==> run a: inputs <==
==> flow/design.v (excerpt) <==
module MAC(
	clk,
	rst_n,
	in_valid,
	in_mode,
	in_act,
	in_wgt,
	out_act_idx,
	out_wgt_idx,
	out_idx,
    out_valid,
	out_data,
	out_finish
);
input clk, rst_n, in_valid, in_mode;
input [0:7][3:0] in_act;
input [0:8][3:0] in_wgt;
output logic [3:0] out_act_idx, out_wgt_idx, out_idx;
output logic out_valid, out_finish;
output logic [0:7][11:0] out_data;
logic cs, ns;
logic mode;
logic [3:0] cnt_reg, cnt, cnt_nxt;
logic [0:7][0:7][3:0] in;  
logic [0:9][0:9][3:0] act;  
logic [0:8][3:0] wgt;
logic [0:7][0:8][3:0] a;
logic [0:8][3:0] w;
logic [0:7][11:0] d;
logic [0:7][11:0] data;
logic [2:0] out_cnt;  
logic out_valid_nxt;
always @(*) begin
	case (cs)
	0: ns = (in_valid)? 1 : cs;
	1: ns = (out_finish)? 0 : cs;
	endcase
end
always @(posedge clk or negedge rst_n) begin
	if (~rst_n) begin
		cs <= 0;
	end else begin
		cs <= ns;
	end
end
always @(posedge clk or negedge rst_n) begin
	if (~rst_n) begin
		mode <= 0;
	end else if (in_valid) begin  
		mode <= in_mode;
	end	else begin  
		mode <= mode;
	end
end
assign out_act_idx = cnt;
assign out_wgt_idx = cnt + 1;
always @(*) begin
	if (in_valid) begin
		cnt_nxt = 0;
	end else if (cnt == 15) begin 
		cnt_nxt = 0;
	end else begin
		cnt_nxt = cnt + 1;
	end
end
always @(posedge clk or negedge rst_n) begin
	if (!rst_n) begin
		cnt <= 0;
		cnt_reg <= 0;
	end
	else begin
		cnt <= cnt_nxt;
		cnt_reg <= cnt;
	end
end
genvar i;
genvar j;
generate
	for (i = 0; i < 8; i = i + 1) begin  
		for (j = 0; j < 8; j = j + 1) begin  
			always @(posedge clk or negedge rst_n) begin
				if (~rst_n) begin
					in[i][j] <= 0;
				end else if (i == out_act_idx) begin  
					in[i][j] <= in_act[j];
				end else begin
					in[i][j] <= in[i][j];  
				end
			end
		end
	end
endgenerate
generate
	for(i = 0;i<10; i = i+1)begin
		assign act[0][i] = 0;
		assign act[9][i] = 0;
		assign act[i][0] = 0;
		assign act[i][9] = 0;
	end
	for (i = 1; i < 9; i = i + 1) begin
		for (j = 1; j < 9; j = j + 1) begin
			assign act[i][j] = in[i-1][j-1]; 
		end
	end
endgenerate
generate
	for (i = 0; i < 9; i = i + 1) begin  
		always @(posedge clk or negedge rst_n) begin  
			if (~rst_n) begin
				wgt[i] <= 0;
			end else begin
  ...
clock: 4.4 ns
lec_check: 0
abc_area: 1
cap_margin: 20
core_aspect_ratio: 0.5
core_margin: 2
core_utilization: 72
cts_cluster_diameter: 382
cts_cluster_size: 95
setup_slack_margin: 1.29
slew_margin: 20
tns_end_percent: 10
run.sh (not shown) runs the stock make flow with config.mk's settings and CLKGATE_MAP_FILE=.
==> run b (differences from run a) <==
==> flow/config.mk (replaced) <==
export PLATFORM = sky130hd
export DESIGN_NAME = MAC
export DESIGN_NICKNAME = MAC
export VERILOG_FILES = /design/flow/design.v
export SDC_FILE = /design/flow/constraint.sdc
export NUM_CORES = 4
export LEC_CHECK = 0
export CAP_MARGIN = 30
export CELL_PAD_IN_SITES_GLOBAL_PLACEMENT = 0
export CORE_ASPECT_RATIO = 0.73
export CORE_MARGIN = 2
export CORE_UTILIZATION = 20
export CTS_CLUSTER_SIZE = 11
export GPL_ROUTABILITY_DRIVEN = 0
export GPL_TIMING_DRIVEN = 1
export HOLD_SLACK_MARGIN = -0.08
export PLACE_DENSITY_LB_ADDON = 0.1
export SETUP_SLACK_MARGIN = 2.13
export SLEW_MARGIN = 20
export TNS_END_PERCENT = 70
==> flow/constraint.sdc (replaced) <==
create_clock -name core_clock -period 14.8 [get_ports {clk}]
set_input_delay 2.9600 -clock core_clock [delete_from_list [all_inputs] [get_ports {clk}]]
set_output_delay 2.9600 -clock core_clock [all_outputs]
set_load 0.01 [all_outputs]
==> results <==
- Run a died in global routing with GRT-0116. Run b produced a clean layout.
- Synthesized cell count: run b is smaller than run a (15%).
- The die size of run b is 3.6 times that of run a.
- Against run b, the synthesized area of run a is lower by 1.2%.
==> figures <==
metric                                                                        run a                    run b
Run status                                                aborted with a tool error  complete, no violations
Stage where the flow stopped                                         global routing                        -
Post-synthesis simple-gate area fraction                                     24.22%                   16.24%
Syn avg cell area                                                        8.092 um^2               9.677 um^2
Post-synth cell types                                                            37                       71
Horiz. Die Dim                                                             416.5 um                 655.7 um
Synthesized-area fraction occupied by xor and xnor cells                    0.6290%                  0.6780%
Core region area                                                       0.08408 mm^2              0.3083 mm^2
Gate count after technology mapping                                            7571                     6408
Post-synth seq share                                                         16.34%                   16.14%
Post-Synth AOI/OAI Area                                                      2.780%                   7.266%
Area enclosed by the die boundary                                      0.08758 mm^2              0.3146 mm^2
Dominant cell area share                                                     32.65%                   32.25%
Multiplexer share of the synthesized area                                        0%                   4.649%
Synthesized area                                                       0.06126 mm^2             0.06201 mm^2
Site Rows                                                                        75                      174
Buffers inserted by post-CTS timing repair                                       31                        0
CTS H-tree lvls                                                                   1                        2
Placement-stage cell area                                              0.07549 mm^2             0.06840 mm^2
Total instance count after detailed placement                                  9903                    10470
Pre-CTS worst setup slack                                                 -3.522 ns                 4.051 ns


==> inputs of 03-09 <==
==> flow/design.v <==
module MAC(
	clk,
	rst_n,
	in_valid,
	in_mode,
	in_act,
	in_wgt,
	out_act_idx,
	out_wgt_idx,
	out_idx,
    out_valid,
	out_data,
	out_finish
);
input clk, rst_n, in_valid, in_mode;
input [0:7][3:0] in_act;
input [0:8][3:0] in_wgt;
output logic [3:0] out_act_idx, out_wgt_idx, out_idx;
output logic out_valid, out_finish;
output logic [0:7][11:0] out_data;
logic cs, ns;
logic mode;
logic [3:0] cnt_reg, cnt, cnt_nxt;
logic [0:7][0:7][3:0] in;  
logic [0:9][0:9][3:0] act;  
logic [0:8][3:0] wgt;
logic [0:7][0:8][3:0] a;
logic [0:8][3:0] w;
logic [0:7][11:0] d;
logic [0:7][11:0] data;
logic [2:0] out_cnt;  
logic out_valid_nxt;
always @(*) begin
	case (cs)
	0: ns = (in_valid)? 1 : cs;
	1: ns = (out_finish)? 0 : cs;
	endcase
end
always @(posedge clk or negedge rst_n) begin
	if (~rst_n) begin
		cs <= 0;
	end else begin
		cs <= ns;
	end
end
always @(posedge clk or negedge rst_n) begin
	if (~rst_n) begin
		mode <= 0;
	end else if (in_valid) begin  
		mode <= in_mode;
	end	else begin  
		mode <= mode;
	end
end
assign out_act_idx = cnt;
assign out_wgt_idx = cnt + 1;
always @(*) begin
	if (in_valid) begin
		cnt_nxt = 0;
	end else if (cnt == 15) begin 
		cnt_nxt = 0;
	end else begin
		cnt_nxt = cnt + 1;
	end
end
always @(posedge clk or negedge rst_n) begin
	if (!rst_n) begin
		cnt <= 0;
		cnt_reg <= 0;
	end
	else begin
		cnt <= cnt_nxt;
		cnt_reg <= cnt;
	end
end
genvar i;
genvar j;
generate
	for (i = 0; i < 8; i = i + 1) begin  
		for (j = 0; j < 8; j = j + 1) begin  
			always @(posedge clk or negedge rst_n) begin
				if (~rst_n) begin
					in[i][j] <= 0;
				end else if (i == out_act_idx) begin  
					in[i][j] <= in_act[j];
				end else begin
					in[i][j] <= in[i][j];  
				end
			end
		end
	end
endgenerate
generate
	for(i = 0;i<10; i = i+1)begin
		assign act[0][i] = 0;
		assign act[9][i] = 0;
		assign act[i][0] = 0;
		assign act[i][9] = 0;
	end
	for (i = 1; i < 9; i = i + 1) begin
		for (j = 1; j < 9; j = j + 1) begin
			assign act[i][j] = in[i-1][j-1]; 
		end
	end
endgenerate
generate
	for (i = 0; i < 9; i = i + 1) begin  
		always @(posedge clk or negedge rst_n) begin  
			if (~rst_n) begin
				wgt[i] <= 0;
			end else begin
				wgt[i] <= in_wgt[i];
			end
		end
	end
endgenerate
always @(*) begin
	if (mode) begin  
		case (cnt - 2)  
		0:begin  
			for (integer n = 0; n < 8; n = n + 1) begin
				a[n][0] = act[0][n];
				a[n][1] = act[0][n + 1];
				a[n][2] = act[0][n + 2];
				a[n][3] = act[1][n];
				a[n][4] = act[1][n + 1];
				a[n][5] = act[1][n + 2];
				a[n][6] = act[2][n];
				a[n][7] = act[2][n + 1];
				a[n][8] = act[2][n + 2];
			end
		end
		1:begin  
			for (integer n = 0; n < 8; n = n + 1) begin
				a[n][0] = act[1][n];
				a[n][1] = act[1][n + 1];
				a[n][2] = act[1][n + 2];
				a[n][3] = act[2][n];
				a[n][4] = act[2][n + 1];
				a[n][5] = act[2][n + 2];
				a[n][6] = act[3][n];
				a[n][7] = act[3][n + 1];
				a[n][8] = act[3][n + 2];
			end
		end
		2:begin  
			for (integer n = 0; n < 8; n = n + 1) begin
				a[n][0] = act[2][n];
				a[n][1] = act[2][n + 1];
				a[n][2] = act[2][n + 2];
				a[n][3] = act[3][n];
				a[n][4] = act[3][n + 1];
				a[n][5] = act[3][n + 2];
				a[n][6] = act[4][n];
				a[n][7] = act[4][n + 1];
				a[n][8] = act[4][n + 2];
			end
		end
		3:begin  
			for (integer n = 0; n < 8; n = n + 1) begin
				a[n][0] = act[3][n];
				a[n][1] = act[3][n + 1];
				a[n][2] = act[3][n + 2];
				a[n][3] = act[4][n];
				a[n][4] = act[4][n + 1];
				a[n][5] = act[4][n + 2];
				a[n][6] = act[5][n];
				a[n][7] = act[5][n + 1];
				a[n][8] = act[5][n + 2];
			end
		end
		4:begin  
			for (integer n = 0; n < 8; n = n + 1) begin
				a[n][0] = act[4][n];
				a[n][1] = act[4][n + 1];
				a[n][2] = act[4][n + 2];
				a[n][3] = act[5][n];
				a[n][4] = act[5][n + 1];
				a[n][5] = act[5][n + 2];
				a[n][6] = act[6][n];
				a[n][7] = act[6][n + 1];
				a[n][8] = act[6][n + 2];
			end
		end
		5:begin  
			for (integer n = 0; n < 8; n = n + 1) begin
				a[n][0] = act[5][n];
				a[n][1] = act[5][n + 1];
				a[n][2] = act[5][n + 2];
				a[n][3] = act[6][n];
				a[n][4] = act[6][n + 1];
				a[n][5] = act[6][n + 2];
				a[n][6] = act[7][n];
				a[n][7] = act[7][n + 1];
				a[n][8] = act[7][n + 2];
			end
		end
		6:begin  
			for (integer n = 0; n < 8; n = n + 1) begin
				a[n][0] = act[6][n];
				a[n][1] = act[6][n + 1];
				a[n][2] = act[6][n + 2];
				a[n][3] = act[7][n];
				a[n][4] = act[7][n + 1];
				a[n][5] = act[7][n + 2];
				a[n][6] = act[8][n];
				a[n][7] = act[8][n + 1];
				a[n][8] = act[8][n + 2];
			end
		end
		7:begin  
			for (integer n = 0; n < 8; n = n + 1) begin
				a[n][0] = act[7][n];
				a[n][1] = act[7][n + 1];
				a[n][2] = act[7][n + 2];
				a[n][3] = act[8][n];
				a[n][4] = act[8][n + 1];
				a[n][5] = act[8][n + 2];
				a[n][6] = act[9][n];
				a[n][7] = act[9][n + 1];
				a[n][8] = act[9][n + 2];
			end
		end
		default:begin  
			for (integer n = 0; n < 8; n = n + 1) begin
				for (integer m = 0; m < 9; m = m + 1) begin
					a[n][m] = 0;
				end
			end
		end
		endcase
	end else begin  
		for (integer n = 0; n < 8; n = n + 1) begin
			for (integer m = 0; m < 9; m = m + 1) begin
				a[n][m] = act [n + 1][m + 1];
			end
		end
	end
end
generate
	for (i = 0; i < 9; i = i + 1) begin
		always @(*) begin
			w[i] = wgt[i];  
			if (~mode) begin  
				if (i == 8) begin
					w[i] = 0;
				end
			end
		end
	end
endgenerate
genvar n;
generate
	for (n = 0; n < 8; n = n + 1) begin  
		always @(*) begin
			data[n] =  a[n][0]*w[0] + a[n][1]*w[1] + a[n][2]*w[2] + a[n][3]*w[3] + a[n][4]*w[4] + a[n][5]*w[5] + a[n][6]*w[6] + a[n][7]*w[7] + a[n][8]*w[8];
		end
	end
endgenerate
generate
	for (i = 0; i < 8; i = i + 1) begin
		always @(posedge clk or negedge rst_n) begin
			if (~rst_n) begin  
				out_data[i] <= 0;
			end else begin  
				out_data[i] <= data[i];
			end
		end
	end
endgenerate
assign out_cnt = (mode)? (cnt - 2) : (cnt - 8);  
always @(*) begin
	out_valid_nxt = 0;
	if (in_valid) begin
		out_valid_nxt = 0;
	end else if (mode && cs) begin  
		out_valid_nxt = ((cnt >= 2) && (cnt <= 9));
	end else if (~mode && cs) begin  
		out_valid_nxt = ((cnt >= 8) && (cnt <= 15));
	end
end
always @(posedge clk or negedge rst_n) begin
	if (~rst_n) begin  
		out_valid <= 0;
	end else begin 
		out_valid <= out_valid_nxt;
	end 
end
always @(posedge clk or negedge rst_n) begin
	if (~rst_n) begin
		out_idx[2:0] <= 0;
	end else begin
		out_idx[2:0] <= out_cnt;  
	end
end
always @(posedge clk or negedge rst_n) begin
	if (~rst_n) begin
		out_idx[3] <= 0;
	end else begin
		out_idx[3] <= ~mode;  
	end
end
always @(posedge clk or negedge rst_n) begin
	if (~rst_n) begin
		out_finish <= 0;
	end else begin
		out_finish <= out_valid && (out_cnt == 7);  
	end
end
endmodule
==> flow/run.sh <==
#!/bin/bash
# the make line also repeats each setting of config.mk as NAME=value (left out here)
make -C /OpenROAD-flow-scripts/flow DESIGN_CONFIG=/design/flow/config.mk WORK_HOME=/design/flow/orfs CLKGATE_MAP_FILE= finish
==> flow/config.mk <==
export PLATFORM = sky130hd
export DESIGN_NAME = MAC
export DESIGN_NICKNAME = MAC
export VERILOG_FILES = /design/flow/design.v
export SDC_FILE = /design/flow/constraint.sdc
export NUM_CORES = 4
export LEC_CHECK = 0
export CAP_MARGIN = 35
export CORE_MARGIN = 2
export CORE_UTILIZATION = 40
export GPL_ROUTABILITY_DRIVEN = 0
export GPL_TIMING_DRIVEN = 0
export MAX_ROUTING_LAYER = met4
export MIN_ROUTING_LAYER = met2
export SETUP_SLACK_MARGIN = 2.2
export SLEW_MARGIN = 20
==> flow/constraint.sdc <==
create_clock -name core_clock -period 8.4 [get_ports {clk}]
set_input_delay 1.6800 -clock core_clock [delete_from_list [all_inputs] [get_ports {clk}]]
set_output_delay 1.6800 -clock core_clock [all_outputs]
set_load 0.01 [all_outputs]
==> 03-20 (differences from 03-09) <==
==> flow/config.mk (replaced) <==
export PLATFORM = sky130hd
export DESIGN_NAME = MAC
export DESIGN_NICKNAME = MAC
export VERILOG_FILES = /design/flow/design.v
export SDC_FILE = /design/flow/constraint.sdc
export NUM_CORES = 4
export LEC_CHECK = 0
export CAP_MARGIN = 20
export CORE_MARGIN = 2
export CORE_UTILIZATION = 66
export SLEW_MARGIN = 20
==> flow/constraint.sdc (replaced) <==
create_clock -name core_clock -period 6.89 [get_ports {clk}]
set_input_delay 1.3780 -clock core_clock [delete_from_list [all_inputs] [get_ports {clk}]]
set_output_delay 1.3780 -clock core_clock [all_outputs]
set_load 0.01 [all_outputs]
==> notes <==
- In synthesized cell count, 03-09 and 03-20 do not differ.
- Against 03-20, the die area of 03-09 is higher by about 64%.
- In area after synthesis, 03-09 and 03-20 do not differ.
- 03-09 did not get past global routing (5_1_grt). 03-20 ended with an error in global routing (5_1_grt) with GRT-0232.
